north:
==> flow/design.v (excerpt) <==
module multicycle_arithmetic(
    input clk, rst, start, 
    input [1:0] op, 
    input [7:0] a, b, 
    output reg done, 
    output reg [15:0] result
);
Size: about 1200 cells after synthesis, about 24 flip-flops, ~38 I/O pins.
Settings: LEC_CHECK=0, CAP_MARGIN=20, CORE_MARGIN=2, CORE_UTILIZATION=62, SLEW_MARGIN=20; clock period 35.7 ns.
run.sh (not shown) runs the stock make flow with config.mk's settings and CLKGATE_MAP_FILE=.
Inputs modified between north and south:
# north
export LEC_CHECK = 0
export CAP_MARGIN = 20
export CORE_MARGIN = 2
export CORE_UTILIZATION = 62
export SLEW_MARGIN = 20
create_clock -name core_clock -period 35.7 [get_ports {clk}]
# south
export LEC_CHECK = 0
export ABC_AREA = 1
export CAP_MARGIN = 20
export CORE_MARGIN = 2
export CORE_UTILIZATION = 61
export CTS_CLUSTER_DIAMETER = 322
export CTS_CLUSTER_SIZE = 98
export SLEW_MARGIN = 20
create_clock -name core_clock -period 19.1 [get_ports {clk}]
### Flow results
FAIL south @ clock tree synthesis: tool exited with error
Going from north to south, chip width grows by 1.6%.
Compared north against south; share of synthesized area occupied by flip-flops and latches within noise.
Compared to north, south was floorplanned on a bigger die.
Higher area of the placeable core among south and north: south
Across both runs, multiplexer share of the synthesized area was lower for south than for north.
Compared to north, south has chip area from the yosys synthesis statistics 1.6% higher.
The following lists how east was set up differently from south:
# south
export LEC_CHECK = 0
export ABC_AREA = 1
export CAP_MARGIN = 20
export CORE_MARGIN = 2
export CORE_UTILIZATION = 61
export CTS_CLUSTER_DIAMETER = 322
export CTS_CLUSTER_SIZE = 98
export SLEW_MARGIN = 20
create_clock -name core_clock -period 19.1 [get_ports {clk}]
# east
export LEC_CHECK = 0
export ABC_AREA = 1
export CAP_MARGIN = 15
export CORE_ASPECT_RATIO = 1.35
export CORE_MARGIN = 2
export CORE_UTILIZATION = 40
export SLEW_MARGIN = 20
create_clock -name core_clock -period 35.0 [get_ports {clk}]
## What came out
east was carried through to the last stage, and its layout satisfied the timing, DRC and antenna checks.
From south to east the numbers moved as follows: placement-stage cell area shows a reduction of about 20%; die area shows an increase of about 50%; cell total after placement shows a reduction of 178; chip area from the yosys synthesis statistics shows no meaningful change; HPWL after detailed placement shows a reduction of 1500 um.
Floorplan row count up about 45% in east wrt south
## Diff of input files: west against east
# east
export LEC_CHECK = 0
export ABC_AREA = 1
export CAP_MARGIN = 15
export CORE_ASPECT_RATIO = 1.35
export CORE_MARGIN = 2
export CORE_UTILIZATION = 40
export SLEW_MARGIN = 20
create_clock -name core_clock -period 35.0 [get_ports {clk}]
# west
export LEC_CHECK = 0
export ABC_AREA = 1
export CAP_MARGIN = 5
export CELL_PAD_IN_SITES_GLOBAL_PLACEMENT = 3
export CORE_ASPECT_RATIO = 1.35
export CORE_MARGIN = 6
export CORE_UTILIZATION = 53
export GPL_TIMING_DRIVEN = 0
export PLACE_DENSITY_LB_ADDON = 0.06
export SETUP_SLACK_MARGIN = 5.0
export SLEW_MARGIN = 20
export TNS_END_PERCENT = 70
create_clock -name core_clock -period 35.0 [get_ports {clk}]
Notes after the runs:
west did not make it past global placement without I/O, where a tool error ended it.
west against east: initial core utilization higher, proportion of synthesized flip-flops having asynchronous set or reset roughly the same.
west vs east — height of the chip dropped by a little under 10%
Floorplan core area, west vs east: down by more than a quarter
Reported for west and east, Yosys chip area turned out identical to the last digit.
Compared with east, west shows a lower die footprint.
As far as synthesized-area fraction occupied by adder cells goes, west and east are indistinguishable; the numbers are identical.

exp/violet:
Starting RTL as in the previous note.
export LEC_CHECK = 0
export ABC_AREA = 1
export CAP_MARGIN = 20
export CORE_MARGIN = 2
export CORE_UTILIZATION = 66
export CTS_CLUSTER_DIAMETER = 218
export CTS_CLUSTER_SIZE = 73
export HOLD_SLACK_MARGIN = 0.3
export SLEW_MARGIN = 20
create_clock -name core_clock -period 30.0 [get_ports {clk}]
exp/violet: all stages done; final checks FAILED (negative setup slack).
The inputs of exp/amber differ from those of exp/violet as listed below.
Settings: CORE_UTILIZATION: 66 -> 68; CTS_CLUSTER_DIAMETER: 218 -> unset; CTS_CLUSTER_SIZE: 73 -> 98; HOLD_SLACK_MARGIN: 0.3 -> unset; the clock period (ns, I/O delays scaled along): 30.0 -> 35.7.
Findings:
exp/amber: flow completed, timing, DRC and antenna clean. Fraction of met2 tracks used by global routing: exp/amber vs exp/violet down 2.9 points. Setup violation total in the final timing report, exp/amber and exp/violet, higher one = exp/violet. Relative to exp/violet, register fraction of the total cell area has gone up in exp/amber. Between exp/amber and exp/violet, the difference in worst-skew pair later-pin latency is negligible. The hold slack of exp/amber was inferior to that of exp/violet. exp/violet → exp/amber: global-route usage -1.1 points, post-detailed-route wirelength per cell fell 27%. Cell area after layout was higher in exp/violet than in exp/amber.
## Diff of input files: exp/juniper against exp/amber
Settings: CTS_CLUSTER_SIZE removed (was 98); ABC_AREA removed (was 1); CORE_UTILIZATION changed from 68 to 64; the clock period (ns, I/O delays scaled along) changed from 35.7 to 27.7.
[summary]
- Seen in the log of exp/juniper: DPL-0033 during 4_1_cts, after which the run never completed.
- exp/amber | status: complete | timing, DRC, antenna: pass
- Compared to exp/amber, exp/juniper has area of the synthesized netlist per yosys stat 150 sq um lower.
- Between exp/juniper and exp/amber, it is exp/juniper whose simple-gate portion of the synthesized area is lower, by 9.9 points.
- Cell total in the yosys stat output went down by more than 10% going from exp/amber to exp/juniper.

Starting RTL as in the previous note.
Settings: LEC_CHECK=0, CAP_MARGIN=25, CELL_PAD_IN_SITES_DETAIL_PLACEMENT=2, CORE_ASPECT_RATIO=0.64, CORE_MARGIN=2, CORE_UTILIZATION=69, GPL_TIMING_DRIVEN=1, PLACE_DENSITY=0.7, SETUP_SLACK_MARGIN=1.57, SLEW_MARGIN=5, TNS_END_PERCENT=45; clock period 20.4 ns.
The starting point did not get past detailed placement.
Then changed:
==> flow/config.mk (replaced) <==
export PLATFORM = sky130hd
export DESIGN_NAME = multicycle_arithmetic
export DESIGN_NICKNAME = multicycle_arithmetic
export VERILOG_FILES = /design/flow/design.v
export SDC_FILE = /design/flow/constraint.sdc
export NUM_CORES = 4
export LEC_CHECK = 0
export ABC_AREA = 1
export CAP_MARGIN = 40
export CORE_MARGIN = 2
export CORE_UTILIZATION = 69
export CTS_CLUSTER_DIAMETER = 238
export HOLD_SLACK_MARGIN = 0.29
export SETUP_SLACK_MARGIN = -2.0
export SLEW_MARGIN = 5
==> flow/constraint.sdc (replaced) <==
create_clock -name core_clock -period 30.9 [get_ports {clk}]
set_input_delay 6.1800 -clock core_clock [delete_from_list [all_inputs] [get_ports {clk}]]
set_output_delay 6.1800 -clock core_clock [all_outputs]
set_load 0.01 [all_outputs]
Outcome: This time the run finished but failed the layout checks on negative setup slack. Synthesized area grows by 1.6%. Die area grows by 1.4%. Synthesized cell count grows by about 20%.

multicycle_arithmetic again, from the RTL that the note above started with.
Design multicycle_arithmetic, start of the top module:
module multicycle_arithmetic(
    input clk, rst, start, 
    input [1:0] op, 
    input [7:0] a, b, 
    output reg done, 
    output reg [15:0] result
);
clock: 15.6 ns
lec_check: 0
abc_area: 1
cap_margin: 5
core_margin: 2
core_utilization: 72
cts_cluster_diameter: 197
cts_cluster_size: 67
place_density: 0.36
slew_margin: 20
The starting point stopped in detailed placement with DPL-0033.
Edit:
- ABC_AREA: 1 -> default
- CAP_MARGIN: 5 -> 20
- CORE_UTILIZATION: 72 -> 58
- CTS_CLUSTER_DIAMETER: 197 -> default
- CTS_CLUSTER_SIZE: 67 -> default
- PLACE_DENSITY: 0.36 -> default
- clock period: 15.6 -> 19.1 ns (I/O delays scaled with it)
Effect:
- The new run stopped in global routing on GRT-0232
- synthesized area goes down by 1.6%
- die size rose by 21%
- synthesized cell count went down by 17%
Edit:
- CORE_UTILIZATION: 58 -> 40
- SETUP_SLACK_MARGIN: default -> 5.0
- clock period: 19.1 -> 34.5 ns (I/O delays scaled with it)
The new run completed without violations.
Synthesized cell count is unchanged.
Area after synthesis does not change.
Die area grows by well over a third.
Edit:
- CORE_UTILIZATION: 40 -> 72
- CTS_CLUSTER_DIAMETER: default -> 225
- CTS_CLUSTER_SIZE: default -> 56
- SETUP_SLACK_MARGIN: 5.0 -> default
- clock period: 34.5 -> 23.5 ns (I/O delays scaled with it)
With this change the flow ended with an error in detailed placement.
Die size goes down by 43%.
Synthesized area does not change.
Synthesized cell count does not change.

multicycle_arithmetic again, from the RTL that the note above started with.
make LEC_CHECK=0 CAP_MARGIN=20 CORE_MARGIN=2 CORE_UTILIZATION=61 CTS_CLUSTER_DIAMETER=300 HOLD_SLACK_MARGIN=0.29 SETUP_SLACK_MARGIN=-2.0 SLEW_MARGIN=20 TNS_END_PERCENT=5 finish   # period 33.4 ns
The baseline completed, yet does not pass: setup timing.
Rerun with:
CORE_UTILIZATION = 15   (was 61)
CTS_CLUSTER_DIAMETER = default   (was 300)
HOLD_SLACK_MARGIN = default   (was 0.29)
SETUP_SLACK_MARGIN = default   (was -2.0)
TNS_END_PERCENT = default   (was 5)
clock period = 35.7 ns   (was 33.4 ns; I/O delays follow)
Now the flow finished clean.
Routed wire length fell by 0.73%.
Via count shrinks by 6.2%.

build 62:
Starting RTL as in the previous note.
make LEC_CHECK=0 ABC_AREA=0 CAP_MARGIN=25 CELL_PAD_IN_SITES_DETAIL_PLACEMENT=2 CORE_MARGIN=7 CORE_UTILIZATION=60 CTS_CLUSTER_SIZE=33 GPL_ROUTABILITY_DRIVEN=0 PLACE_DENSITY_LB_ADDON=0.26 SLEW_MARGIN=15 finish   # period 35.0 ns
For build 62, the flow was terminated by a tool error in 3_5_place_dp and produced no final design.
--- input diff build 62..build 64 ---
Settings: CORE_MARGIN changed from 7 to 2; GPL_ROUTABILITY_DRIVEN removed (was 0); ABC_AREA changed from 0 to 1.
Results
No final results exist for build 64, since it was stopped by error DPL-0033 during 3_5_place_dp. Count of mapped cells out of synthesis (higher): build 64. [build 64 vs build 62] cell count listed in synth_stat.txt: higher in build 64. On total number of placement rows: build 64 sits above build 62. The count of cell types in the netlist number comes out lower for build 64 vs build 62. As of build 64, height of the chip had fallen by a few percent compared to build 62. Comparing build 62 and build 64, the lower share of synthesized area spent on multiplexers was measured on build 64.
Input changes introduced in build 70 (baseline for comparison: build 64):
Settings: changing CAP_MARGIN from 25 to 40; changing CORE_UTILIZATION from 60 to 56; changing CORE_MARGIN from 2 to 7; setting SETUP_SLACK_MARGIN to 3.9 for the first time; changing PLACE_DENSITY_LB_ADDON from 0.26 to 0.19; setting GPL_ROUTABILITY_DRIVEN to 1 for the first time.
Build 70: DPL-0033 in 3_5_place_dp -> run aborted. NOTE width of the chip build 64->build 70 increased by more than 10%. Compared with build 64, build 70 shows a higher core area. Of build 70 and build 64, the lower final RePlAce weighted congestion belongs to build 64.
### build 70 -> build 31
Settings: putting GPL_TIMING_DRIVEN at 0 where nothing was set; swapping 40 for 30 in CAP_MARGIN; swapping 0.19 for 0.06 in PLACE_DENSITY_LB_ADDON; clearing CELL_PAD_IN_SITES_DETAIL_PLACEMENT, which used to be 2; clearing GPL_ROUTABILITY_DRIVEN, which used to be 1; swapping 56 for 31 in CORE_UTILIZATION; swapping 15 for 20 in SLEW_MARGIN; putting CORE_ASPECT_RATIO at 1.35 where nothing was set; clearing CTS_CLUSTER_SIZE, which used to be 33; clearing SETUP_SLACK_MARGIN, which used to be 3.9; swapping 7 for 6 in CORE_MARGIN.
[summary]
- Build 31 | status: complete | timing, DRC, antenna: pass
- Build 70 -> build 31: average cell area after synthesis delta 0, exact match
- Build 70 and build 31 ended up with nearly the same number of storage elements in the synthesis netlist.
- Changes observed in build 31 relative to build 70: floorplan core density moved down; adder-cell share of the synthesized area level; number of enable flip-flop cells level.
- On routability congestion estimate: between build 70 and build 31, it ends up higher for build 70.
- The core area number comes out lower for build 70 vs build 31.
- Of build 31 and build 70, it is build 31 that has the higher horizontal extent of the die.
- The number of placement rows in build 70 is 0.64 times that in build 31.
- Diff build 70 -> build 31: total die size up 68%, post-synthesis instance area did not really move.
Here is what was changed in the inputs of build 75 compared with build 31.
Settings: removing CORE_ASPECT_RATIO (formerly 1.35); changing CORE_UTILIZATION from 31 to 59; changing CAP_MARGIN from 30 to 20; setting CTS_CLUSTER_DIAMETER to 290 for the first time; setting CTS_CLUSTER_SIZE to 100 for the first time; changing CORE_MARGIN from 6 to 2; removing PLACE_DENSITY_LB_ADDON (formerly 0.06); changing SLEW_MARGIN from 20 to 0; removing GPL_TIMING_DRIVEN (formerly 0); setting TNS_END_PERCENT to 25 for the first time; setting SETUP_SLACK_MARGIN to -1.62 for the first time.
==> results <==
Cell total after placement (build 75 vs. build 31) decreases by a little under 10%
Delta (build 75 minus build 31): number of antenna violations at the first check in global routing saw little to no change, die size saw a decrease.
Delta (build 75 minus build 31): post-layout period usage of the worst path up 2.1 points, overall fraction of global-route tracks in use up 13 points, count of final hold-check violations flat.
Edits applied to the flow inputs when going from build 75 to build 17:
Settings: an added HOLD_SLACK_MARGIN of -0.08; a deleted CTS_CLUSTER_DIAMETER that had been 290; a change of TNS_END_PERCENT from 25 to 5; a deleted ABC_AREA that had been 1; a change of SLEW_MARGIN from 0 to 20; a change of SETUP_SLACK_MARGIN from -1.62 to -1.64; a change of CTS_CLUSTER_SIZE from 100 to 15.
==> comparison <==
No crash in build 17: every stage finished, but the layout fails its final checks due to negative setup slack.
Comparing build 17 and build 75, final cycle utilization of the critical path is lower on build 75.
Looking at final instance area across build 17 and build 75, the one that comes out lower is build 75.
The run with more routed wire is build 17, not build 75.
In build 17, the overall via count from detail_route came out 365 above the value in build 75.
Build 17 vs. build 75: maximum fanout along the worst path increased by 1 relative to the old numbers; number of tap instances decreased by about 11% relative to the old numbers.

The RTL this note starts from:
==> flow/design.v <==
module multicycle_arithmetic(
    input clk, rst, start, 
    input [1:0] op, 
    input [7:0] a, b, 
    output reg done, 
    output reg [15:0] result
);
    reg [2:0] state;
    parameter IDLE = 3'b000, LOAD = 3'b001, ADD = 3'b010, SUB = 3'b011, 
              MUL = 3'b100, DIV = 3'b101, DONE = 3'b110;
    always @(posedge clk or posedge rst) begin
        if (rst) begin
            state <= IDLE;
            done <= 0;
            result <= 0;
        end else begin
            case (state)
                IDLE: begin
                    done <= 0;
                    if (start) state <= LOAD;
                end
                LOAD: begin
                    case (op)
                        2'b00: state <= ADD;
                        2'b01: state <= SUB;
                        2'b10: state <= MUL;
                        2'b11: state <= DIV;
                        default: state <= DONE;
                    endcase
                end
                ADD: begin
                    result <= a + b;
                    state <= DONE;
                end
                SUB: begin
                    result <= a - b;
                    state <= DONE;
                end
                MUL: begin
                    result <= a * b;
                    state <= DONE;
                end
                DIV: begin
                    result <= (b != 0) ? a / b : 16'hFFFF;  
                    state <= DONE;
                end
                DONE: begin
                    done <= 1;
                    state <= IDLE;
                end
                default: state <= IDLE;
            endcase
        end
    end
endmodule
clock: 20.4 ns
lec_check: 0
cap_margin: 25
cell_pad_in_sites_detail_placement: 1
core_aspect_ratio: 0.64
core_margin: 2
core_utilization: 69
cts_cluster_diameter: 51
gpl_timing_driven: 0
place_density_lb_addon: 0.18
slew_margin: 5
tns_end_percent: 45
The starting point failed in detailed placement with DPL-0033.
Rerun with:
==> flow/config.mk (replaced) <==
export PLATFORM = sky130hd
export DESIGN_NAME = multicycle_arithmetic
export DESIGN_NICKNAME = multicycle_arithmetic
export VERILOG_FILES = /design/flow/design.v
export SDC_FILE = /design/flow/constraint.sdc
export NUM_CORES = 4
export LEC_CHECK = 0
export CAP_MARGIN = 20
export CORE_MARGIN = 2
export CORE_UTILIZATION = 40
export SLEW_MARGIN = 20
==> flow/constraint.sdc (replaced) <==
create_clock -name core_clock -period 35.0 [get_ports {clk}]
set_input_delay 7.0000 -clock core_clock [delete_from_list [all_inputs] [get_ports {clk}]]
set_output_delay 7.0000 -clock core_clock [all_outputs]
set_load 0.01 [all_outputs]
Result: The new run passed the timing, DRC and antenna checks. Synthesized area is unchanged. Synthesized cell count stays the same. Die size is higher by 69%.
Rerun with:
==> flow/constraint.sdc (replaced) <==
create_clock -name core_clock -period 34.5 [get_ports {clk}]
set_input_delay 6.9000 -clock core_clock [delete_from_list [all_inputs] [get_ports {clk}]]
set_output_delay 6.9000 -clock core_clock [all_outputs]
set_load 0.01 [all_outputs]
=> Design area stays flat. Setup slack got worse by 130 ps. Routed wire length stays flat. Global-route usage climbs by 0.23 points.
